north:
## ALU
module ALU(
    clk,
    rst_n,
    valid,
    ready,
    mode,
    in_A,
    in_B,
    out
);
    input         clk, rst_n;
    input         valid;
    input  [1:0]  mode;  
    output        ready;
    input  [31:0] in_A, in_B;
    output [63:0] out;
    parameter IDLE = 3'd0;
    parameter MUL  = 3'd1;
    parameter DIV  = 3'd2;
    parameter AND  = 3'd3;
    parameter AVG  = 3'd4;
    parameter OUT  = 3'd5;
    reg  [ 2:0] state, state_nxt;
    reg  [ 4:0] counter, counter_nxt;
    reg  [64:0] shreg, shreg_nxt;  
    reg  [31:0] alu_in, alu_in_nxt;
    reg  [32:0] alu_out;
    reg         ready_;
    assign ready = ready_;
    assign out = shreg[63:0];
    always @(*) begin
        case(state)
            IDLE: begin
                if (valid) 
                    case (mode)
                        0 : state_nxt = MUL;
                        1 : state_nxt = DIV;
                        2 : state_nxt = AND;
                        3 : state_nxt = AVG;
                    endcase
                else state_nxt = IDLE;
            end
            MUL : state_nxt = (counter != 31) ? MUL : OUT;
            DIV : state_nxt = (counter != 31) ? DIV : OUT;
            AND : state_nxt = OUT;
            AVG : state_nxt = OUT;
            OUT : state_nxt = IDLE;
            default : state_nxt = IDLE;
        endcase
    end
    always @(*) begin
        if ((state == MUL) || (state == DIV)) counter_nxt = counter + 1; 
        else                                  counter_nxt = 0;
    end
    always @(*) begin
        case(state)
  ...
Size in the first run: roughly 2500 cells after synthesis, roughly 110 flip-flops, about 130 I/O pins, ~15000 µm² of cells after synthesis.
Settings: LEC_CHECK=0, ABC_AREA=1, CAP_MARGIN=20, CORE_MARGIN=2, CORE_UTILIZATION=36, CTS_CLUSTER_DIAMETER=388, CTS_CLUSTER_SIZE=98, GPL_ROUTABILITY_DRIVEN=0, PLACE_DENSITY_LB_ADDON=0.04, SETUP_SLACK_MARGIN=2.85, SLEW_MARGIN=20; clock period 10.0 ns.
run.sh (not shown) runs the stock make flow with config.mk's settings and CLKGATE_MAP_FILE=.
> inputs changed (north -> south)
- a change of CORE_UTILIZATION from 36 to 40
- a deleted ABC_AREA that had been 1
- a deleted CTS_CLUSTER_DIAMETER that had been 388
- a deleted CTS_CLUSTER_SIZE that had been 98
- a deleted PLACE_DENSITY_LB_ADDON that had been 0.04
- a deleted GPL_ROUTABILITY_DRIVEN that had been 0
- a deleted SETUP_SLACK_MARGIN that had been 2.85
Results
Cell count after placement, north and south: larger value in north. For core box area, dividing the value from south by the value from north gives 0.75. On sequential cell area, south tracks north almost exactly. Between north and south, fraction of power consumed by the clock network is higher for south, north comes in under that. Taking north as the reference point, the area of the die of south falls by 24%. When south is measured against north, its post-route clock period utilization turns out 0.81 points lower. Relative to north, the synthesized cell count of south is lower by about 40%.
Edits applied to the flow inputs when going from south to east:
- CTS_CLUSTER_SIZE: unset -> 88
- CORE_UTILIZATION: 40 -> 70
- the clock period (ns, I/O delays scaled along): 10.0 -> 3.59
Notes after the runs:
The log for east ends in global routing (5_1_grt) with error GRT-0116, so the run never completed.
Global placer's final weighted congestion went up by more than 10% going from south to east.
east against south: post-CTS resize count grew by 37; floorplan-stage core utilization moved up.
Post-synthesis instance area: east vs south identical
Placed wire-length estimate after detailed placement (east vs. south) increases by a little under 10%
Number of placed instances with taps included, east vs south: up by a few percent
The simple-gate share of the synthesized area of south and that of east are within noise of each other.
east against south: post-place setup slack shrank by 4.67 ns; area enclosed by the die boundary down 13000 µm²; width of the die down about 24%.
For west, these inputs were changed with respect to east:
- CTS_CLUSTER_SIZE now 37, was 88
- CTS_CLUSTER_DIAMETER now 27, previously not set
- SETUP_SLACK_MARGIN now 1.04, previously not set
- CORE_UTILIZATION now 72, was 70
- the clock period (ns, I/O delays scaled along) now 6.94, was 3.59
west reached the final stage; the timing, design-rule and antenna checks on its layout passed. east → west: placed wire-length estimate after detailed placement now smaller, number of post-CTS setup repair buffers saw a decrease, synthesized cell count held. Taking east as the reference, in west width of the die lower, cell resize tally after clock tree synthesis fell 37.

---

== v57 ==
Starting RTL as in the previous note.
clock: 3.51 ns
lec_check: 0
cap_margin: 0
core_margin: 2
core_utilization: 70
cts_cluster_size: 80
gpl_timing_driven: 1
hold_slack_margin: -0.1
min_routing_layer: met1
setup_slack_margin: -0.23
slew_margin: 20
tns_end_percent: 5
No crash in v57: every stage finished, but the layout fails its final checks due to setup timing.
Here is what was changed in the inputs of v23 compared with v57.
Settings: a deleted HOLD_SLACK_MARGIN that had been -0.1; a change of CAP_MARGIN from 0 to 20; a deleted GPL_TIMING_DRIVEN that had been 1; a deleted CTS_CLUSTER_SIZE that had been 80; a change of CORE_UTILIZATION from 70 to 39; a deleted TNS_END_PERCENT that had been 5; a change of SLEW_MARGIN from 20 to 25; an added CORE_ASPECT_RATIO of 0.54; a deleted MIN_ROUTING_LAYER that had been met1; a deleted SETUP_SLACK_MARGIN that had been -0.23; a change of the clock period (ns, I/O delays scaled along) from 3.51 to 10.0.
==> results <==
- v23 ran to completion and came out clean on the timing, design-rule and antenna checks.
- When v23 is set beside v57, its number of global-route vias before repair turns out to be about 23% smaller.
- Of v23 and v57, the higher logic gate fraction of the total cell area belongs to v23.
- When v23 is measured against v57, its number of gates on the worst path with buffers counted turns out 4 lower.
- The run showing the smaller clock group power is v23.
- The most used routing layer comes out met1 in one run and met2 in the other, namely in v23 and v57 respectively.
- On final worst slack, the lower figure sits with v57, not v23.
- In the reports for v23 and v57, the larger power consumed by combinational cells belongs to v57.
- Run comparison: v57 worst-path cell with the longest stage delay sky130_fd_sc_hd__or4_4; v23 worst-path cell with the longest stage delay sky130_fd_sc_hd__and2_2
- Sort v23 and v57 by placeable core region, descending, and v23 comes first.
- Lower initial standard-cell utilization of the core goes to v23 over v57.
- Run comparison: v23 category of the critical setup timing path in -> reg; v57 category of the critical setup timing path reg -> reg
- Going from v57 to v23, part of the power in the clock network rose by 1.4 points; post-route fraction of the period consumed by the critical path went down.
### v23 -> v27
Settings: swapping 39 for 62 in CORE_UTILIZATION; clearing CORE_ASPECT_RATIO, which used to be 0.54; swapping 25 for 20 in SLEW_MARGIN; swapping 10.0 for 5.22 in the clock period (ns, I/O delays scaled along).
## What came out
- The final layout from v27, which completed every stage, passed the timing, design-rule and antenna checks at the end of the flow.
- [compare] base=v23 new=v27: filler-free cell count of the finished design dropped 141; critical path depth level.
- The cell with the biggest individual delay on the critical path comes out sky130_fd_sc_hd__o211a_1 in one run and sky130_fd_sc_hd__and2_2 in the other, namely in v27 and v23 respectively.
- Re number of levels in the clock H-tree: no difference whatsoever between v23 and v27.
The following lists how v6 was set up differently from v27:
Settings: a change of CAP_MARGIN from 20 to 15; a change of CORE_UTILIZATION from 62 to 69; an added HOLD_SLACK_MARGIN of 0.29; an added CTS_CLUSTER_SIZE of 89; a change of the clock period (ns, I/O delays scaled along) from 5.22 to 3.55.
Notes after the runs:
- The flow for v6 finished, though final verification flagged setup timing.
- Count of nets after finishing of v6 exceeds that of v27 by more than 10%.
- Diff v27 -> v6: total routing usage reported by global routing increased 9.2 points; final cell area excluding filler cells increased about 16%; part of the power in combinational logic increased 6.9 points; net count after synthesis essentially unchanged; worst hold slack decreased 0.20 ns.
- v6 vs v27: areal power density over the cells up by more than half
Power is estimated from default activity; no workload was simulated.
